--- design/flow/config.mk ---
export PLATFORM = sky130hd
export DESIGN_NAME = axi_slave
export DESIGN_NICKNAME = axi_slave
export VERILOG_FILES = /design/flow/design.v
export SDC_FILE = /design/flow/constraint.sdc
export NUM_CORES = 4
export LEC_CHECK = 0
export ABC_AREA = 1
export CAP_MARGIN = 20
export CELL_PAD_IN_SITES_DETAIL_PLACEMENT = 1
export CELL_PAD_IN_SITES_GLOBAL_PLACEMENT = 4
export CORE_MARGIN = 10
export CORE_UTILIZATION = 21
export CTS_CLUSTER_SIZE = 76
export GPL_ROUTABILITY_DRIVEN = 0
export MIN_ROUTING_LAYER = met1
export PLACE_DENSITY_LB_ADDON = 0.27
export SETUP_SLACK_MARGIN = -0.78
export SLEW_MARGIN = 40
export TNS_END_PERCENT = 80
--- design/flow/constraint.sdc ---
create_clock -name core_clock -period 9.6 [get_ports {S_AXI_ACLK}]
set_input_delay 1.9200 -clock core_clock [delete_from_list [all_inputs] [get_ports {S_AXI_ACLK}]]
set_output_delay 1.9200 -clock core_clock [all_outputs]
set_load 0.01 [all_outputs]
--- design/flow/design.v ---
module axi_addr #(
        parameter AW = 32,
        parameter DW = 32
    )(
    input  [AW-1 : 0] i_last_addr,
    input  [2 : 0]    i_size,
    input  [1 : 0]    i_burst,
    input  [7 : 0]    i_len,
    output reg [AW-1 : 0] o_next_addr
    );
    localparam DSZ = $clog2(DW) - 3;  
    localparam FIXED     = 2'b00,
               INCREMENT = 2'b01,
               WRAP      = 2'b10;
    reg [AW-1 : 0] wrap_mask, increment;
    always @(*) begin
        increment = 0;
        if (i_burst != FIXED) begin
            if (DSZ == 0) begin
                increment = 1;
            end
            else if (DSZ == 1) begin
                increment = i_size[0] ? 2 : 1;
            end
            else if (DSZ == 2) begin
                increment = i_size[1] ? 4 : (i_size[0] ? 2 : 1);
            end
            else if (DSZ == 3) begin
                case (i_size[1 : 0])
                    2'b00: increment = 1;
                    2'b01: increment = 2;
                    2'b10: increment = 4;
                    2'b11: increment = 8;
                endcase
            end
            else begin
                increment = (1 << i_size);
            end
        end
    end
    always @(*) begin
        wrap_mask = 'b0;
        if (i_burst == WRAP) begin
            if (i_len == 1) begin
                wrap_mask = (1 << (i_size + 1));
            end
            else if (i_len == 3) begin
                wrap_mask = (1 << (i_size + 2));
            end
            else if (i_len == 7) begin
                wrap_mask = (1 << (i_size + 3));
            end
            else if (i_len == 15) begin
                wrap_mask = (1 << (i_size + 4));
            end
            wrap_mask = wrap_mask - 1;
            if (AW > 12) begin
                wrap_mask[(AW-1) : ((AW >12) ? 12 : (AW-1))] = 'b0;
            end
        end
    end
    always @(*) begin
        o_next_addr = i_last_addr + increment;
        if (i_burst != FIXED) begin
            if (DSZ < 2) begin
                o_next_addr = i_size[0];
            end
            else if (DSZ < 4) begin
                case(i_size[1 : 0]) 
                    2'b00: o_next_addr        = o_next_addr;
                    2'b01: o_next_addr[0]     = 1'b0;
                    2'b10: o_next_addr[1 : 0] = 'b0;
                    2'b11: o_next_addr[2 : 0] = 'b0;
                endcase
            end
            else begin
                case(i_size) 
                    3'b000: o_next_addr        = o_next_addr;
                    3'b001: o_next_addr[0]     = 1'b0;
                    3'b010: o_next_addr[1 : 0] = 'b0;
                    3'b011: o_next_addr[2 : 0] = 'b0;
                    3'b100: o_next_addr[3 : 0] = 'b0;
                    3'b101: o_next_addr[4 : 0] = 'b0;
                    3'b110: o_next_addr[5 : 0] = 'b0;
                    3'b111: o_next_addr[6 : 0] = 'b0;
                endcase
            end
        end
        if (i_burst[1]) begin
            o_next_addr = (i_last_addr & ~wrap_mask) | (o_next_addr & wrap_mask);
        end
        if (AW > 12) begin
            o_next_addr[(AW-1) : ((AW >12) ? 12 : (AW-1))] = i_last_addr[(AW-1) : ((AW >12) ? 12 : (AW-1))];
        end
    end
endmodule
module axi_slave #(
    parameter AXI_ID_WD   = 2,
    parameter AXI_DATA_WD = 32,
    parameter AXI_ADDR_WD = 32,
    parameter AXI_STRB_WD = 4
    )(
    input                      S_AXI_ACLK,
    input                      S_AXI_ARESETN,
    input  [AXI_ADDR_WD-1 : 0] S_AXI_AWADDR,
    input  [AXI_ID_WD-1   : 0] S_AXI_AWID,
    input  [1 : 0]             S_AXI_AWBURST,
    input  [2 : 0]             S_AXI_AWSIZE,
    input  [7 : 0]             S_AXI_AWLEN,
    input                      S_AXI_AWVALID,
    output                     S_AXI_AWREADY,
    input  [AXI_DATA_WD-1 : 0] S_AXI_WDATA,
    input  [AXI_STRB_WD-1 : 0] S_AXI_WSTRB,
    input                      S_AXI_WLAST,
    input                      S_AXI_WVALID,
    output                     S_AXI_WREADY,
    output [AXI_ID_WD-1   : 0] S_AXI_BID,
    output [1 : 0]             S_AXI_BRESP,
    output                     S_AXI_BVALID,
    input                      S_AXI_BREADY,
    input  [AXI_ADDR_WD-1 : 0] S_AXI_ARADDR,
    input  [AXI_ID_WD-1   : 0] S_AXI_ARID,
    input  [1 : 0]             S_AXI_ARBURST,
    input  [2 : 0]             S_AXI_ARSIZE,
    input  [7 : 0]             S_AXI_ARLEN,
    input                      S_AXI_ARVALID,
    output                     S_AXI_ARREADY,
    output [AXI_DATA_WD-1 : 0] S_AXI_RDATA,
    output                     S_AXI_RLAST,
    output [AXI_ID_WD-1   : 0] S_AXI_RID,
    output [1 : 0]             S_AXI_RRESP,
    output                     S_AXI_RVALID,
    input                      S_AXI_RREADY
    );
    localparam IW = AXI_ID_WD,
               DW = AXI_DATA_WD,
               AW = AXI_ADDR_WD,
               SW = AXI_STRB_WD;
    localparam DW_BYTE = DW >> 3;
    localparam DEPTH   = 1 << 8;
    reg [7 : 0] bank0 [63 : 0];
    reg [7 : 0] bank1 [63 : 0];
    reg [7 : 0] bank2 [63 : 0];
    reg [7 : 0] bank3 [63 : 0];
    reg [AW-1 : 0] awaddr;
    reg [IW-1 : 0] awid;
    reg [1 : 0]    awburst;
    reg [2 : 0]    awsize;
    reg [7 : 0]    awlen;
    reg [AW-1 : 0] araddr;
    reg [IW-1 : 0] arid;
    reg [1 : 0]    arburst;
    reg [2 : 0]    arsize;
    reg [7 : 0]    arlen;
    reg            axi_awready;
    reg            axi_wready;
    reg [IW-1 : 0] axi_bid;
    reg            axi_bvalid;
    reg            axi_arready;
    reg [DW-1 : 0] axi_rdata;
    reg            axi_rlast;
    reg [IW-1 : 0] axi_rid;
    reg            axi_rvalid;
    reg         bvalid_r;
    reg [7 : 0] cur_rlen;
    wire [AW-1 : 0] next_wr_addr;
    wire [AW-1 : 0] next_rd_addr;
    wire awfire = S_AXI_AWVALID  && S_AXI_AWREADY;
    wire wfire  = S_AXI_WVALID   && S_AXI_WREADY;
    wire arfire = S_AXI_ARVALID  && S_AXI_ARREADY;
    wire rfire  = S_AXI_RVALID   && S_AXI_RREADY;
    wire b_pend = S_AXI_BVALID   && !S_AXI_BREADY;
    wire r_pend = S_AXI_RVALID   && !S_AXI_RREADY;
    always @(posedge S_AXI_ACLK) begin
        if (S_AXI_AWREADY) begin
            awaddr  <= S_AXI_AWADDR;
            awid    <= S_AXI_AWID;
            awburst <= S_AXI_AWBURST;
            awlen   <= S_AXI_AWLEN;
            awsize  <= S_AXI_AWSIZE;
        end
        else if (wfire) begin
            awaddr <= next_wr_addr;
        end
    end
    always @(posedge S_AXI_ACLK) begin
        if (!S_AXI_ARESETN) begin
            axi_awready <= 1'b1;
            axi_wready  <= 1'b0;
        end
        else if (awfire) begin
            axi_awready <= 1'b0;
            axi_wready  <= 1'b1;
        end
        else if (wfire) begin
            axi_awready <= S_AXI_WLAST && !b_pend;
            axi_wready  <= !S_AXI_WLAST;
        end
        else if (!S_AXI_AWREADY) begin
            if (axi_wready) begin
                axi_awready <= 1'b0;
            end
            else if (b_pend) begin
                axi_awready <= 1'b0;
            end
            else begin
                axi_awready <= 1'b1;
            end
        end
    end
    always @(posedge S_AXI_ACLK) begin
        if (!b_pend) begin
            axi_bid <= awid;
        end
    end
    always @(posedge S_AXI_ACLK) begin
        if (!S_AXI_ARESETN) begin
            axi_bvalid <= 1'b0;
        end
        else if (wfire && S_AXI_WLAST) begin
            axi_bvalid <= 1'b1;
        end
        else if (S_AXI_BREADY) begin
            axi_bvalid <= bvalid_r;
        end
    end
    always @(posedge S_AXI_ACLK) begin
        if (!S_AXI_ARESETN) begin
            bvalid_r <= 1'b0;
        end
        else if (b_pend && wfire && S_AXI_WLAST) begin
            bvalid_r <= 1'b1;
        end
        else if (S_AXI_BREADY) begin
            bvalid_r <= 1'b0;
        end
    end
    wire [1 : 0] wl0 = 2'd0 - awaddr[1 : 0];
    wire [1 : 0] wl1 = 2'd1 - awaddr[1 : 0];
    wire [1 : 0] wl2 = 2'd2 - awaddr[1 : 0];
    wire [1 : 0] wl3 = 2'd3 - awaddr[1 : 0];
    wire [5 : 0] wrow = awaddr[7 : 2];
    wire [5 : 0] wr0 = wrow + (awaddr[1 : 0] > 2'd0);
    wire [5 : 0] wr1 = wrow + (awaddr[1 : 0] > 2'd1);
    wire [5 : 0] wr2 = wrow + (awaddr[1 : 0] > 2'd2);
    wire [5 : 0] wr3 = wrow;
    always @(posedge S_AXI_ACLK) begin
        if (wfire && S_AXI_WSTRB[wl0]) bank0[wr0] <= S_AXI_WDATA[{wl0, 3'b000} +: 8];
        if (wfire && S_AXI_WSTRB[wl1]) bank1[wr1] <= S_AXI_WDATA[{wl1, 3'b000} +: 8];
        if (wfire && S_AXI_WSTRB[wl2]) bank2[wr2] <= S_AXI_WDATA[{wl2, 3'b000} +: 8];
        if (wfire && S_AXI_WSTRB[wl3]) bank3[wr3] <= S_AXI_WDATA[{wl3, 3'b000} +: 8];
    end
    axi_addr #( 
        .AW(AW),
        .DW(DW)
    ) get_next_wr_addr(
        .i_last_addr(awaddr),
        .i_burst(awburst),
        .i_size(awsize),
        .i_len(awlen),
        .o_next_addr(next_wr_addr)
    );
    assign S_AXI_AWREADY = axi_awready;
    assign S_AXI_WREADY  = axi_wready;
    assign S_AXI_BRESP   = 2'b00;
    assign S_AXI_BVALID  = axi_bvalid;
    assign S_AXI_BID     = axi_bid;
    always @(posedge S_AXI_ACLK) begin
        if (arfire) begin
            araddr  <= S_AXI_ARADDR;
            arid    <= S_AXI_ARID;
            arburst <= S_AXI_ARBURST;
            arlen   <= S_AXI_ARLEN;
            arsize  <= S_AXI_ARSIZE;
        end
        else if (rfire) begin
            araddr <= next_rd_addr;
        end
    end
    always @(posedge S_AXI_ACLK) begin
        if (!S_AXI_ARESETN) begin
            cur_rlen <= 'b0;
        end
        else if (arfire) begin
            cur_rlen <= S_AXI_ARLEN;
        end
        else if (rfire) begin
            cur_rlen <= cur_rlen - 1'b1;
        end
    end
    always @(posedge S_AXI_ACLK) begin
        if (!S_AXI_ARESETN) begin
            axi_arready <= 1'b1;
        end
        else if (arfire) begin
            axi_arready <= 1'b0;
        end
        else if (rfire) begin
            axi_arready <= (cur_rlen == 0);
        end
    end
    always @(posedge S_AXI_ACLK) begin
        if (!S_AXI_ARESETN) begin
            axi_rvalid <= 1'b0;
        end
        else if (arfire) begin
            axi_rvalid <= 1'b1;
        end
        else if (rfire) begin
            axi_rvalid <= (cur_rlen > 0);
        end
    end
    always @(posedge S_AXI_ACLK) begin
        if (!S_AXI_ARESETN) begin
            axi_rlast <= 1'b0;
        end
        else if (arfire) begin
            axi_rlast <= (S_AXI_ARLEN == 'b0);
        end
        else if (rfire) begin
            axi_rlast <= (cur_rlen == 'b1);
        end
    end
    always @(posedge S_AXI_ACLK) begin
        if (arfire) begin
            axi_rid <= S_AXI_ARID;
        end
    end
    axi_addr #( 
        .AW(AW),
        .DW(DW)
    ) get_next_rd_addr(
        .i_last_addr(araddr),
        .i_burst(arburst),
        .i_size(arsize),
        .i_len(arlen),
        .o_next_addr(next_rd_addr)
    );
    wire [5 : 0] rrow = araddr[7 : 2];
    wire [7 : 0] rb0 = bank0[rrow + (araddr[1 : 0] > 2'd0)];
    wire [7 : 0] rb1 = bank1[rrow + (araddr[1 : 0] > 2'd1)];
    wire [7 : 0] rb2 = bank2[rrow + (araddr[1 : 0] > 2'd2)];
    wire [7 : 0] rb3 = bank3[rrow];
    wire [31 : 0] rall = {rb3, rb2, rb1, rb0};
    wire [63 : 0] rdup = {rall, rall};
    always @(*) begin
        axi_rdata = rdup[{araddr[1 : 0], 3'b000} +: 32];
    end
    assign S_AXI_ARREADY = axi_arready;
    assign S_AXI_RVALID  = axi_rvalid;
    assign S_AXI_RDATA   = axi_rdata;
    assign S_AXI_RLAST   = axi_rlast;
    assign S_AXI_RID     = axi_rid;
    assign S_AXI_RRESP   = 2'b00;
endmodule
--- design/flow/run.sh ---
#!/bin/bash
# the make line also repeats each setting of config.mk as NAME=value (left out here)
make -C /OpenROAD-flow-scripts/flow DESIGN_CONFIG=/design/flow/config.mk WORK_HOME=/design/flow/orfs CLKGATE_MAP_FILE= finish
==> impl_metrics.sql, run 1 <==
-- implementation run metrics
INSERT INTO impl_metrics (metric_group, metric, value, unit) VALUES
('floorplan', 'floorplan.io_pins', '184', ''),
('logic_synthesis', 'yosys.area.top_type_share', '0.7159', ''),
('clock_tree', 'clk_root_buffer_cell', 'clkbuf_16', ''),
('sta', 'max_clock_freq', '0.1263', 'GHz'),
('floorplan', 'floorplan.core_util', '0.2109', ''),
('sta', 'fin_tns_setup', '0', 'ps'),
('logic_synthesis', 'yosys.area_share.adder', '0.005863', ''),
('global_routing', 'via_count_of_the_first_global_routing_pass', '58570', ''),
('critical_path', 'cp_slowest_cell', 'nand2_1', ''),
('drt', 'wl_per_cell', '24.53', 'um'),
('power_and_ir_drop', 'power_leakage', '32.71', 'nW'),
('power_and_ir_drop', 'comb-power', '6.01', 'mW'),
('power_and_ir_drop', 'seq_power', '10.9', 'mW'),
('critical_path', 'timing.critical_path.depth', '17', ''),
('logic_synthesis', 'synth-cells-yosys', '6822', ''),
('logic_synthesis', 'library_cells_used_by_synthesis', '47', ''),
('power_and_ir_drop', 'power.largest_group', 'sequential cells', ''),
('logic_synthesis', 'largest_area_cell', 'edfxtp_1', ''),
('clock_tree', 'max-clock-path-buffers', '4', ''),
('drt', 'drt_pre_antenna_iters', '5', ''),
('critical_path', 'timing.critical_path.to_type', 'output port', ''),
('floorplan', 'die-width', '667.1', 'um'),
('drt', 'routedLengthMet1', '139900', 'um'),
('critical_path', 'worstPathBufferInverterCount', '6', ''),
('logic_synthesis', 'synth_chip_area', '87920', 'um^2'),
('global_routing', 'wire_length_of_the_first_global_routing_pass', '440200', 'um'),
('global_routing', 'grt.total_usage', '0.1341', ''),
('logic_synthesis', 'synth.cellmix.simpleShare', '0.09429', ''),
('drt', 'antenna_left', '0', ''),
('critical_path', 'critPathMaxStageDelay', '560', 'ps'),
('logic_synthesis', 'avgSynthCellArea', '12.89', 'um^2'),
('critical_path', 'worst_setup_path_start_kind', 'flip-flop', ''),
('floorplan', 'rows', '237', ''),
('logic_synthesis', 'synthTopCellsByCount', 'edfxtp_1 (2096), nor2_1 (1521), o21ai_0 (862)', ''),
('sta', 'timing.final.crit_share', '0.8248', ''),
('drt', 'post_drt_via_cell_ratio', '4.413', ''),
('run_status', 'result_of_the_run', 'finished clean', ''),
('sta', 'timing.slew.headroom', '0.3955', ''),
('logic_synthesis', 'area_leaders', 'edfxtp_1 (72%), nor2_1 (6.5%), o21ai_0 (4.9%), mux2i_1 (2.1%), o211ai_1 (2.1%)', ''),
('clock_tree', 'clock_insertion_delay_worst_skew', '900', 'ps'),
('logic_synthesis', 'synth.most_common_cell', 'edfxtp_1', ''),
('final_layout', 'areaGrowthSynthToFinish', '19.27', '%'),
('power_and_ir_drop', 'cell_internal_pwr', '17.89', 'mW'),
('power_and_ir_drop', 'net-switching-power', '8.512', 'mW'),
('power_and_ir_drop', 'p_clk_frac', '0.361', ''),
('critical_path', 'crit_path_end', 'S_AXI_RDATA[26]', ''),
('floorplan', 'fp.dieArea', '445000', 'um^2'),
('sta', 'timing.clock.skew', '79.72', 'ps'),
('floorplan', 'fp.coreArea', '416900', 'um^2'),
('logic_synthesis', 'seq_area_frac_synth', '0.7206', ''),
('logic_synthesis', 'ys.flop_type', 'edfxtp_1', ''),
('logic_synthesis', 'post_synth_instance_area', '87920', 'um^2'),
('final_layout', 'layout.filler_cells', '45280', ''),
('logic_synthesis', 'enable_flop_cells', '2096', ''),
('clock_tree', 'cts-buffers-inserted', '265', ''),
('drt', 'remaining_drc_errors', '0', ''),
('run', 'max_cap_viol_count', '0', ''),
('hold_path', 'hold_class', 'reg -> reg', ''),
('final_layout', 'layout.cells.non_filler', '12630', ''),
('critical_path', 'path_cells', 'buf_4 -> inv_1 -> nand2_1 -> ha_4 -> buf_12 -> buf_4 -> mux2i_1 -> o22ai_1 -> o211ai_1 -> nand3_1 -> o211ai_1 -> nand2_1 -> inv_1 -> nand2_1 -> o21ai_1 -> o21ai_1 -> clkdlybuf4s50_1', ''),
('logic_synthesis', 'yosysWarnings', '2', ''),
('global_routing', 'number_of_antenna_violations_at_the_first_check_in_global_routing', '23', ''),
('clock_tree', 'cts_max_level', '5', ''),
('clock_tree', 'post_cts.resized_instances', '0', ''),
('drt', 'highest-signal-layer', 'met4', ''),
('hold_path', 'min-delay-start', 'awid[0]$_DFFE_PP_', ''),
('clock_tree', 'cts_hold_bufs', '0', ''),
('hold_path', 'hold-path-endpoint', 'axi_bid[0]$_DFFE_PN_', ''),
('logic_synthesis', 'syn-instance-count', '6822', ''),
('clock_tree', 'clock_sink_count', '2117', ''),
('critical_path', 'crit_path_max_fanout', '128', '');
through the flow:
stage / hold WS (ps) / utilization / instance area (um^2) / setup slack (ps)
after floorplan: 400.3 / - / 87930 / 4340
after global placement: 402.2 / 0.2294 / 95620 / 2073
after detailed placement: 405.6 / 0.2312 / 96390 / 2375
after CTS: 418.8 / 0.2506 / 104500 / 1417
after global routing: 430.9 / 0.2514 / 104800 / 1297
final: 416.4 / 0.2515 / 104900 / 1682
routing by layer:
metal / up-vias / global-route usage
met3: 374 / 0.01746
met5: - / 0
met2: 751 / 0.2340
met1: 28850 / 0.1751
met4: 0 / 0.03439
li1: 25750 / -
final cells by class:
cell class                      instances  area, um^2  share of cell area
Antenna cell                           19       47.55           0.0004534
Clock buffer                          322        7015             0.06690
Clock inverter                        137        1089             0.01038
Inverter                              166       659.4            0.006288
Multi-Input combinational cell       4094       22920              0.2186
Sequential cell                      2117       63370              0.6043
Tap cell                             5497        6878             0.06559
Timing Repair Buffer                  277        2882             0.02748
==> inputs of run 2 (changes only) <==
- ABC_AREA: 1 -> unset
- CAP_MARGIN: 20 -> 40
- CELL_PAD_IN_SITES_GLOBAL_PLACEMENT: 4 -> 2
- CORE_MARGIN: 10 -> 2
- CORE_UTILIZATION: 21 -> 20
- CTS_CLUSTER_SIZE: 76 -> 75
- GPL_ROUTABILITY_DRIVEN: 0 -> unset
- MAX_ROUTING_LAYER: unset -> met5
- MIN_ROUTING_LAYER: met1 -> met2
- PLACE_DENSITY_LB_ADDON: 0.27 -> unset
- SETUP_SLACK_MARGIN: -0.78 -> unset
- SLEW_MARGIN: 40 -> 35
- TNS_END_PERCENT: 80 -> 20
- clock period: 9.6 -> 8.73 ns (I/O delays scaled with it)
==> run 2 against run 1 <==
  * Register-to-register slack got worse by 1000 ps
  * Sequential cell count did not move
  * Clock power rose by 4.0%
  * Final cell count fell by 14%
==> impl_metrics.sql, run 2 <==
-- implementation run metrics
INSERT INTO impl_metrics (metric_group, metric, value, unit) VALUES
('run_status', 'result_of_the_run', 'finished clean', ''),
('sta', 'worst-slew-pin-transition', '1051', 'ps'),
('clock_tree', 'clock_tree_from_tritoncts', 'built', ''),
('clock_tree', 'clock_insertion_delay_worst_skew', '990', 'ps'),
('sta', 'timing.slew.headroom', '0.2974', ''),
('placed_design', 'io_buffers', '131', ''),
('logic_synthesis', 'library_cells_used_by_synthesis', '88', ''),
('sta', 'timing.final.crit_share', '0.9384', ''),
('global_routing', 'grt_max_degree', '81', ''),
('logic_synthesis', 'post_synth_ao_oa_area_fraction', '0.02767', ''),
('critical_path', 'cp_slowest_cell', 'a221oi_1', ''),
('critical_path', 'crit_path_max_fanout', '40', ''),
('drt', 'antenna_left', '0', ''),
('critical_path', 'timing.critical_path.depth', '13', ''),
('sta', 'max_clock_freq', '0.1221', 'GHz'),
('global_routing', 'grt.total_usage', '0.1755', ''),
('sta', 'fin_tns_setup', '0', 'ps'),
('drt', 'remaining_drc_errors', '0', ''),
('global_routing', 'aggregate_global_routing_overflow', '0', ''),
('critical_path', 'path_cells', 'buf_6 -> nor2_1 -> inv_1 -> ha_4 -> buf_12 -> buf_4 -> mux4_2 -> mux2i_1 -> a32oi_1 -> o211ai_1 -> and2_1 -> a221oi_1 -> clkdlybuf4s50_1', ''),
('clock_tree', 'cts-buffers-inserted', '225', ''),
('power_and_ir_drop', 'cellPowerDensity', '264.6', 'nW/um^2'),
('critical_path', 'worstPathArrival', '6450', 'ps'),
('logic_synthesis', 'post_synth_mux_area_share', '0.1665', ''),
('critical_path', 'worstPathBufferInverterCount', '5', ''),
('sta', 'timing.clock.skew', '173.9', 'ps'),
('power_and_ir_drop', 'cell_internal_pwr', '19.58', 'mW'),
('sta', 'report.final.hold_viol_count', '0', ''),
('final_layout', 'layout.filler_cells', '45410', ''),
('drt', 'wl_per_cell', '24.11', 'um'),
('logic_synthesis', 'synthTopLogicFamily', 'multiplexers', ''),
('sta', 'rsz_0062_raised_after_global_routing', 'no', ''),
('critical_path', 'cp_top_family', 'buffers and inverters', ''),
('global_routing', 'globalRoute.busiestLayer', 'met2', ''),
('power_and_ir_drop', 'p_seq_frac', '0.429', ''),
('floorplan', 'fp.dieH', '661.1', 'um'),
('critical_path', 'timing.critical_path.to_type', 'output port', ''),
('run', 'stage_log_warnings', '88', ''),
('power_and_ir_drop', 'p_clk_frac', '0.359', ''),
('logic_synthesis', 'area_leaders', 'edfxtp_1 (73%), mux4_2 (14%), mux2i_1 (2.0%), nor2_1 (1.5%), nand2_1 (1.1%)', ''),
('global_routing', 'wire_length_of_the_first_global_routing_pass', '366400', 'um'),
('placed_design', 'routabilityCongestion', '0.8538', ''),
('floorplan', 'fp.coreArea', '430300', 'um^2'),
('critical_path', 'worst_setup_path_start_kind', 'flip-flop', ''),
('power_and_ir_drop', 'worst_ir_drop_vdd', '213.2', 'uV'),
('clock_tree', 'cts_hold_bufs', '0', ''),
('final_layout', 'layout.cells.non_filler', '10810', ''),
('logic_synthesis', 'synth_chip_area', '86360', 'um^2'),
('drt', 'post_drt_via_cell_ratio', '5.377', ''),
('global_routing', 'number_of_antenna_violations_at_the_first_check_in_global_routing', '1', ''),
('hold_path', 'min-delay-start', 'awid[0]$_DFFE_PP_', ''),
('clock_tree', 'clock_sink_count', '2117', ''),
('floorplan', 'die-width', '661.1', 'um'),
('drt', 'drt_pre_antenna_iters', '8', ''),
('logic_synthesis', 'syn-instance-count', '4475', ''),
('critical_path', 'worst-r2r-setup-slack', '3850', 'ps'),
('clock_tree', 'cts_setup_buffers', '0', ''),
('critical_path', 'timing.rr.end', 'bank0[31][5]$_DFFE_PP_', ''),
('critical_path', 'worst-endpoint-required', '6980', 'ps'),
('final_layout', 'areaGrowthSynthToFinish', '20.73', '%'),
('placed_design', 'dpl.cell_count', '10230', ''),
('logic_synthesis', 'post_synth_instance_area', '86360', 'um^2'),
('sta', 'shortest_period_the_worst_path_allows', '8192', 'ps'),
('power_and_ir_drop', 'seq_power', '11.8', 'mW'),
('drt', 'initialDrtViolationCount', '9416', ''),
('logic_synthesis', 'synth_flop_count', '2117', ''),
('placed_design', 'place_hpwl', '163300', 'um'),
('logic_synthesis', 'yosys.area_share.adder', '0.005969', ''),
('critical_path', 'critPathMaxStageDelay', '840', 'ps'),
('drt', 'drt_wl_total', '260700', 'um'),
('clock_tree', 'clk_root_buffer_cell', 'clkbuf_16', ''),
('power_and_ir_drop', 'power.largest_group', 'sequential cells', ''),
('logic_synthesis', 'synthTopCellsByCount', 'edfxtp_1 (2096), mux4_2 (528), nor2_1 (347)', ''),
('floorplan', 'floorplan.core_util', '0.2007', ''),
('clock_tree', 'clk_pin_slew', '60', 'ps'),
('power_and_ir_drop', 'power.combinational.fraction', '0.213', ''),
('hold_path', 'hold_class', 'reg -> reg', ''),
('power_and_ir_drop', 'p_total', '27.59', 'mW'),
('logic_synthesis', 'synth.cellmix.simpleShare', '0.04504', ''),
('final_layout', 'final_net_count', '5069', ''),
('logic_synthesis', 'yosysWarnings', '2', ''),
('sta', 'fin_worst_hold_slack', '422.3', 'ps'),
('global_routing', 'groute.layer.met1.usage', '0', ''),
('logic_synthesis', 'yosys.area.top_type_share', '0.7288', ''),
('critical_path', 'timing.setup.critical_path_class', 'reg -> out', ''),
('sta', 'slew_violations', '0', ''),
('power_and_ir_drop', 'comb-power', '5.87', 'mW'),
('floorplan', 'rows', '241', ''),
('global_routing', 'use_met2', '0.2255', ''),
('power_and_ir_drop', 'net-switching-power', '8.014', 'mW'),
('logic_synthesis', 'enable_flop_cells', '2096', ''),
('hold_path', 'holdPathStages', '0', ''),
('clock_tree', 'max-clock-path-buffers', '4', ''),
('logic_synthesis', 'post_synth_xor_area_fraction', '0.006215', ''),
('logic_synthesis', 'largest_area_cell', 'edfxtp_1', ''),
('power_and_ir_drop', 'pwr.group.clock', '9.90', 'mW'),
('critical_path', 'worst-r2r-cell-count', '9', ''),
('logic_synthesis', 'seq_area_frac_synth', '0.7337', ''),
('floorplan', 'floorplan.io_pins', '184', ''),
('logic_synthesis', 'asyncSetResetFlopFracSynth', '0', ''),
('logic_synthesis', 'ys.flop_type', 'edfxtp_1', ''),
('global_routing', 'groute.layer.met3.usage', '0.2125', ''),
('power_and_ir_drop', 'p_sw_frac', '0.2904', ''),
('floorplan', 'fp.dieArea', '437100', 'um^2'),
('power_and_ir_drop', 'power_leakage', '32.15', 'nW'),
('logic_synthesis', 'avgSynthCellArea', '19.30', 'um^2'),
('critical_path', 'crit_path_end', 'S_AXI_RDATA[9]', ''),
('run', 'max_cap_viol_count', '0', ''),
('clock_tree', 'cts_max_level', '4', ''),
('sta', 'timing.final.setup_violations', '0', ''),
('global_routing', 'via_count_of_the_first_global_routing_pass', '68670', ''),
('hold_path', 'hold-path-endpoint', 'axi_bid[0]$_DFFE_PN_', ''),
('logic_synthesis', 'synth.most_common_cell', 'edfxtp_1', ''),
('clock_tree', 'post_cts.resized_instances', '0', ''),
('drt', 'dr_total_vias', '58130', ''),
('logic_synthesis', 'synth-cells-yosys', '4475', '');
## run 2: metal layers
layer / wire (um) / up-vias
li1: - / 19110
met1: 0 / 19850
met2: 142900 / 17900
met3: 99180 / 1220
met4: 16600 / 48
met5: 2025 / -
## run 2: layout make-up
cell class	count	area, um^2	area share
well taps	5710	7144	0.06852
flip-flops and latches	2117	63370	0.6078
clock buffers	264	5798	0.05561
diodes	32	80.08	0.0007680
clock inverters	141	1588	0.01523
repair buffers	432	3961	0.03799
multi-input cells	2086	22210	0.2130
inverters	29	108.9	0.001044
## run 2: metrics by stage
step	instance area, um^2	setup WS, ps	util
after global placement	94900	1572	0.2205
after detailed placement	95320	1612	0.2215
after CTS	102700	633.1	0.2387
after global routing	104200	165.0	0.2422
final	104300	537.9	0.2423
after floorplan	86370	3592	-
==> inputs of run 3 (changes only) <==
- CAP_MARGIN: 40 -> 10
- CELL_PAD_IN_SITES_DETAIL_PLACEMENT: 1 -> unset
- CELL_PAD_IN_SITES_GLOBAL_PLACEMENT: 2 -> unset
- CORE_UTILIZATION: 20 -> 72
- CTS_CLUSTER_DIAMETER: unset -> 97
- CTS_CLUSTER_SIZE: 75 -> 15
- MAX_ROUTING_LAYER: met5 -> unset
- MIN_ROUTING_LAYER: met2 -> unset
- SETUP_SLACK_MARGIN: unset -> -0.45
- SLEW_MARGIN: 35 -> 40
- TNS_END_PERCENT: 20 -> unset
- clock period: 8.73 -> 4.76 ns (I/O delays scaled with it)
==> run 3 against run 2 <==
  * The layout now fails its checks (setup timing)
  * Sequential power increased by 84%
  * Non-clock buffer count increased by 112
  * Synthesized cell count unchanged
  * Clock power increased by 24%
  * Sequential share of layout area increased by 3.9 points
  * Clock skew decreased by 140 ps
  * Routed wire length decreased by 16%
  * Register-to-register slack got worse by 3400 ps
  * Die area decreased by 72%
  * Final cell count decreased by 39%
  * Sequential cell count unchanged
  * Worst setup slack got worse by 1200 ps
  * Critical endpoint is now S_AXI_RDATA[18]
  * Largest power group unchanged
  * Highest routed layer unchanged
==> impl_metrics.sql, run 3 <==
-- implementation run metrics
INSERT INTO impl_metrics (metric_group, metric, value, unit) VALUES
('run_status', 'result_of_the_run', 'complete, but fails checks', ''),
('run_status', 'check.faults', 'setup timing', ''),
('drt', 'drt_wl_total', '220000', 'um'),
('logic_synthesis', 'enable_flop_cells', '2096', ''),
('logic_synthesis', 'library_cells_used_by_synthesis', '88', ''),
('sta', 'shortest_period_the_worst_path_allows', '5384', 'ps'),
('critical_path', 'timing.critical_path.depth', '14', ''),
('clock_tree', 'max-clock-path-buffers', '3', ''),
('final_layout', 'multiInputGateArea', '22780', 'um^2'),
('sta', 'setup_slack', '-623.6', 'ps'),
('floorplan', 'floorplan.core_util', '0.7227', ''),
('critical_path', 'crit_path_max_fanout', '6', ''),
('floorplan', 'floorplan.io_pins', '184', ''),
('critical_path', 'cp_slowest_cell', 'mux4_2', ''),
('logic_synthesis', 'post_synth_instance_area', '86360', 'um^2'),
('logic_synthesis', 'syn-instance-count', '4475', ''),
('power_and_ir_drop', 'net-switching-power', '12.94', 'mW'),
('logic_synthesis', 'seq_area_frac_synth', '0.7337', ''),
('sta', 'fin_tns_setup', '-16430', 'ps'),
('critical_path', 'worst_setup_path_start_kind', 'flip-flop', ''),
('drt', 'post_drt_via_cell_ratio', '7.179', ''),
('global_routing', 'aggregate_global_routing_overflow', '0', ''),
('global_routing', 'grt.total_usage', '0.3646', ''),
('logic_synthesis', 'yosys.area.top_type_share', '0.7288', ''),
('floorplan', 'fp.dieH', '350.3', 'um'),
('logic_synthesis', 'synthTopLogicFamily', 'multiplexers', ''),
('drt', 'antenna_left', '0', ''),
('final_layout', 'areaGrowthSynthToFinish', '13.44', '%'),
('logic_synthesis', 'yosysWarnings', '2', ''),
('sta', 'worst-slew-pin-transition', '1028', 'ps'),
('power_and_ir_drop', 'p_total', '45.43', 'mW'),
('power_and_ir_drop', 'p_sw_frac', '0.2849', ''),
('logic_synthesis', 'synth_chip_area', '86360', 'um^2'),
('critical_path', 'worstPathBufferInverterCount', '5', ''),
('final_layout', 'layout.cells.non_filler', '6587', ''),
('run', 'stage_log_warnings', '91', ''),
('floorplan', 'die-width', '350.3', 'um'),
('placed_design', 'detailedPlace.worstSlack', '-209.3', 'ps'),
('power_and_ir_drop', 'comb-power', '11.5', 'mW'),
('critical_path', 'timing.rr.end', 'bank2[5][3]$_DFFE_PP_', ''),
('critical_path', 'crit_path_end', 'S_AXI_RDATA[18]', ''),
('hold_path', 'min-delay-start', 'awid[0]$_DFFE_PP_', ''),
('power_and_ir_drop', 'cell_internal_pwr', '32.49', 'mW'),
('sta', 'max_clock_freq', '0.1857', 'GHz'),
('power_and_ir_drop', 'power.combinational.fraction', '0.253', ''),
('clock_tree', 'cts_max_level', '4', ''),
('critical_path', 'timing.setup.critical_path_class', 'reg -> out', ''),
('drt', 'drt_pre_antenna_iters', '6', ''),
('logic_synthesis', 'area_leaders', 'edfxtp_1 (73%), mux4_2 (14%), mux2i_1 (2.0%), nor2_1 (1.5%), nand2_1 (1.1%)', ''),
('placed_design', 'routabilityCongestion', '0.8803', ''),
('critical_path', 'worst-r2r-setup-slack', '440', 'ps'),
('drt', 'initialDrtViolationCount', '6934', ''),
('critical_path', 'critPathMaxStageDelay', '500', 'ps'),
('final_layout', 'final_net_count', '5115', ''),
('critical_path', 'worst-endpoint-required', '3810', 'ps'),
('floorplan', 'fp.dieArea', '122700', 'um^2'),
('clock_tree', 'clock_tree_from_tritoncts', 'built', ''),
('sta', 'timing.clock.skew', '31.68', 'ps'),
('run', 'max_cap_viol_count', '0', ''),
('logic_synthesis', 'synth-cells-yosys', '4475', ''),
('critical_path', 'cpMostUsedCell', 'mux2_4', ''),
('power_and_ir_drop', 'power.largest_group', 'sequential cells', ''),
('clock_tree', 'clk_pin_slew', '70', 'ps'),
('hold_path', 'holdPathStages', '0', ''),
('clock_tree', 'clock_insertion_delay_worst_skew', '820', 'ps'),
('logic_synthesis', 'synth_flop_count', '2117', ''),
('power_and_ir_drop', 'cellPowerDensity', '463.7', 'nW/um^2'),
('logic_synthesis', 'yosys.area_share.adder', '0.005969', ''),
('logic_synthesis', 'avgSynthCellArea', '19.30', 'um^2'),
('power_and_ir_drop', 'p_seq_frac', '0.477', ''),
('critical_path', 'timing.critical_path.to_type', 'output port', ''),
('placed_design', 'io_buffers', '131', ''),
('hold_path', 'hold_class', 'reg -> reg', ''),
('sta', 'timing.final.setup_violations', '32', ''),
('global_routing', 'grt_max_degree', '65', ''),
('logic_synthesis', 'post_synth_xor_area_fraction', '0.006215', ''),
('power_and_ir_drop', 'seq_power', '21.7', 'mW'),
('placed_design', 'place_hpwl', '136200', 'um'),
('floorplan', 'rows', '127', ''),
('logic_synthesis', 'synth.cellmix.simpleShare', '0.04504', ''),
('power_and_ir_drop', 'p_clk_frac', '0.270', ''),
('drt', 'dr_total_vias', '47290', ''),
('critical_path', 'worst-r2r-cell-count', '6', ''),
('logic_synthesis', 'synth.most_common_cell', 'edfxtp_1', ''),
('power_and_ir_drop', 'power_leakage', '31.53', 'nW'),
('logic_synthesis', 'post_synth_mux_area_share', '0.1665', ''),
('sta', 'report.final.hold_viol_count', '0', ''),
('logic_synthesis', 'largest_area_cell', 'edfxtp_1', ''),
('floorplan', 'fp.coreArea', '119500', 'um^2'),
('global_routing', 'wire_length_of_the_first_global_routing_pass', '317500', 'um'),
('final_layout', 'layout.filler_cells', '5696', ''),
('clock_tree', 'clock_sink_count', '2117', ''),
('final_layout', 'flop_area', '63370', 'um^2'),
('power_and_ir_drop', 'worst_ir_drop_vdd', '549.3', 'uV'),
('global_routing', 'number_of_antenna_violations_at_the_first_check_in_global_routing', '6', ''),
('drt', 'wl_per_cell', '33.41', 'um'),
('clock_tree', 'clk_root_buffer_cell', 'clkbuf_16', ''),
('global_routing', 'via_count_of_the_first_global_routing_pass', '47230', ''),
('final_layout', 'fin_area', '97970', 'um^2'),
('critical_path', 'path_cells', 'nor2_2 -> inv_2 -> ha_4 -> buf_12 -> buf_16 -> mux4_2 -> mux2_4 -> o32ai_4 -> a221oi_2 -> mux2_4 -> buf_6 -> mux2i_2 -> mux2i_1 -> buf_2', ''),
('sta', 'rsz_0062_raised_after_global_routing', 'yes', ''),
('sta', 'timing.final.crit_share', '1.131', ''),
('clock_tree', 'cts-buffers-inserted', '159', ''),
('sta', 'fin_worst_hold_slack', '422.0', 'ps'),
('critical_path', 'worstPathArrival', '4430', 'ps'),
('logic_synthesis', 'ys.flop_type', 'edfxtp_1', ''),
('placed_design', 'dpl.cell_count', '6320', ''),
('clock_tree', 'cts_hold_bufs', '0', ''),
('sta', 'slew_violations', '0', ''),
('drt', 'remaining_drc_errors', '0', ''),
('logic_synthesis', 'asyncSetResetFlopFracSynth', '0', ''),
('critical_path', 'cp_top_family', 'multiplexers', ''),
('placed_design', 'postPlaceCellArea', '91960', 'um^2'),
('hold_path', 'hold-path-endpoint', 'axi_bid[0]$_DFFE_PN_', ''),
('logic_synthesis', 'post_synth_ao_oa_area_fraction', '0.02767', ''),
('power_and_ir_drop', 'pwr.group.clock', '12.3', 'mW'),
('sta', 'timing.slew.headroom', '0.3120', ''),
('final_layout', 'layout.core_utilization', '0.8199', ''),
('logic_synthesis', 'synthTopCellsByCount', 'edfxtp_1 (2096), mux4_2 (528), nor2_1 (347)', '');
[run 3: layer usage]
metal  global-route usage  part of all wire
met1               0.5204              0.36
met2               0.5644              0.48
met3              0.08774              0.13
met4               0.1338             0.040
met5                    0            0.0011
[run 3: area by class of cell]
cell class	instances	share of cell area
flip-flops and latches	2117	0.6468
repair buffers	544	0.05467
multi-input cells	2086	0.2325
well taps	1612	0.02059
clock inverters	16	0.002822
diodes	4	0.0001022
clock buffers	179	0.04138
inverters	29	0.001111
[run 3: timing repair]
action                     4_1_cts  5_1_grt
pin swaps                       27       25
setup endpoints to repair       32       32
gates cloned                     9        0
resized                        243       56
buffers inserted                57       40
==> inputs of run 4 (changes only) <==
- CAP_MARGIN: 10 -> 20
- CELL_PAD_IN_SITES_DETAIL_PLACEMENT: unset -> 2
- CELL_PAD_IN_SITES_GLOBAL_PLACEMENT: unset -> 4
- CORE_UTILIZATION: 72 -> 44
- CTS_CLUSTER_DIAMETER: 97 -> unset
- CTS_CLUSTER_SIZE: 15 -> unset
- PLACE_DENSITY: unset -> 0.5
- SETUP_SLACK_MARGIN: -0.45 -> unset
- SLEW_MARGIN: 40 -> 20
- clock period: 4.76 -> 6.14 ns (I/O delays scaled with it)
==> run 4 against run 3 <==
  * The run now finishes clean
  * Synthesized cell count did not move
  * Combinational power decreased by 25%
  * Total power shrank 14%
  * Sequential cell count unchanged
  * Largest cell class unchanged
==> impl_metrics.sql, run 4 <==
-- implementation run metrics
INSERT INTO impl_metrics (metric_group, metric, value, unit) VALUES
('run_status', 'result_of_the_run', 'finished clean', ''),
('drt', 'drt_wl_total', '256900', 'um'),
('logic_synthesis', 'synth.cellmix.simpleShare', '0.04504', ''),
('final_layout', 'final_net_count', '5029', ''),
('final_layout', 'multiInputGateArea', '22450', 'um^2'),
('logic_synthesis', 'largest_area_cell', 'edfxtp_1', ''),
('global_routing', 'use_met2', '0.4390', ''),
('placed_design', 'io_buffers', '131', ''),
('global_routing', 'globalRoute.busiestLayer', 'met2', ''),
('power_and_ir_drop', 'power.combinational.fraction', '0.221', ''),
('global_routing', 'grt_max_degree', '65', ''),
('logic_synthesis', 'post_synth_ao_oa_area_fraction', '0.02767', ''),
('sta', 'report.final.hold_viol_count', '0', ''),
('sta', 'timing.clock.skew', '31.90', 'ps'),
('sta', 'shortest_period_the_worst_path_allows', '6083', 'ps'),
('logic_synthesis', 'synth_flop_count', '2117', ''),
('sta', 'timing.slew.headroom', '0.2382', ''),
('clock_tree', 'cts-buffers-inserted', '220', ''),
('sta', 'rsz_0062_raised_after_global_routing', 'yes', ''),
('logic_synthesis', 'syn-instance-count', '4475', ''),
('critical_path', 'worst-r2r-setup-slack', '1410', 'ps'),
('run', 'stage_log_warnings', '93', ''),
('power_and_ir_drop', 'power_leakage', '32.11', 'nW'),
('sta', 'worst-slew-pin-transition', '1143', 'ps'),
('logic_synthesis', 'avgSynthCellArea', '19.30', 'um^2'),
('floorplan', 'fp.dieH', '447.0', 'um'),
('power_and_ir_drop', 'seq_power', '16.8', 'mW'),
('floorplan', 'die-width', '447.0', 'um'),
('floorplan', 'fp.coreArea', '195000', 'um^2'),
('drt', 'post_drt_via_cell_ratio', '5.853', ''),
('drt', 'drt_pre_antenna_iters', '5', ''),
('power_and_ir_drop', 'cell_internal_pwr', '27.78', 'mW'),
('floorplan', 'fp.dieArea', '199800', 'um^2'),
('critical_path', 'timing.rr.end', 'bank2[47][0]$_DFFE_PP_', '');
## run 4: final cells by class
type | instances | area share
antenna | 4 | 0.00009958
clock inverter | 158 | 0.01556
timing repair buffer | 397 | 0.04019
sequential | 2117 | 0.6304
tap | 2624 | 0.03266
multi-input combinational | 2086 | 0.2233
inverter | 29 | 0.001083
clock buffer | 258 | 0.05670
## run 4: per-stage QoR
stage	setup WS, ps	instances	hold WS (ps)	power (mW)	setup TNS, ps
2_1_floorplan	1520	4478	400.3	21.64	0
3_3_place_gp	365.2	7198	404.9	25.08	0
3_5_place_dp	313.1	7198	412.8	25.28	0
4_1_cts	-84.20	7651	427.8	39.12	-454.8
5_1_grt	-96.02	7672	433.6	40.10	-408.6
6_report	57.44	7673	423.6	38.86	0
## run 4: repair_timing
action / 4_1_cts / 5_1_grt
hold endpoints to repair: 0 / 0
gates resized: 107 / 55
setup endpoints to repair: 32 / 18
setup buffers: 34 / 17
hold buffers: 0 / 0
cloned: 3 / 1
pin swaps: 8 / 9
## run 4: per-layer routing
layer / wire length [um] / part of all wire
met3: 8786 / 0.034
met2: 130200 / 0.51
met4: 5499 / 0.021
met5: 0 / 0
met1: 112400 / 0.44
No activity file was given, so power comes from the tool's default toggle rates.
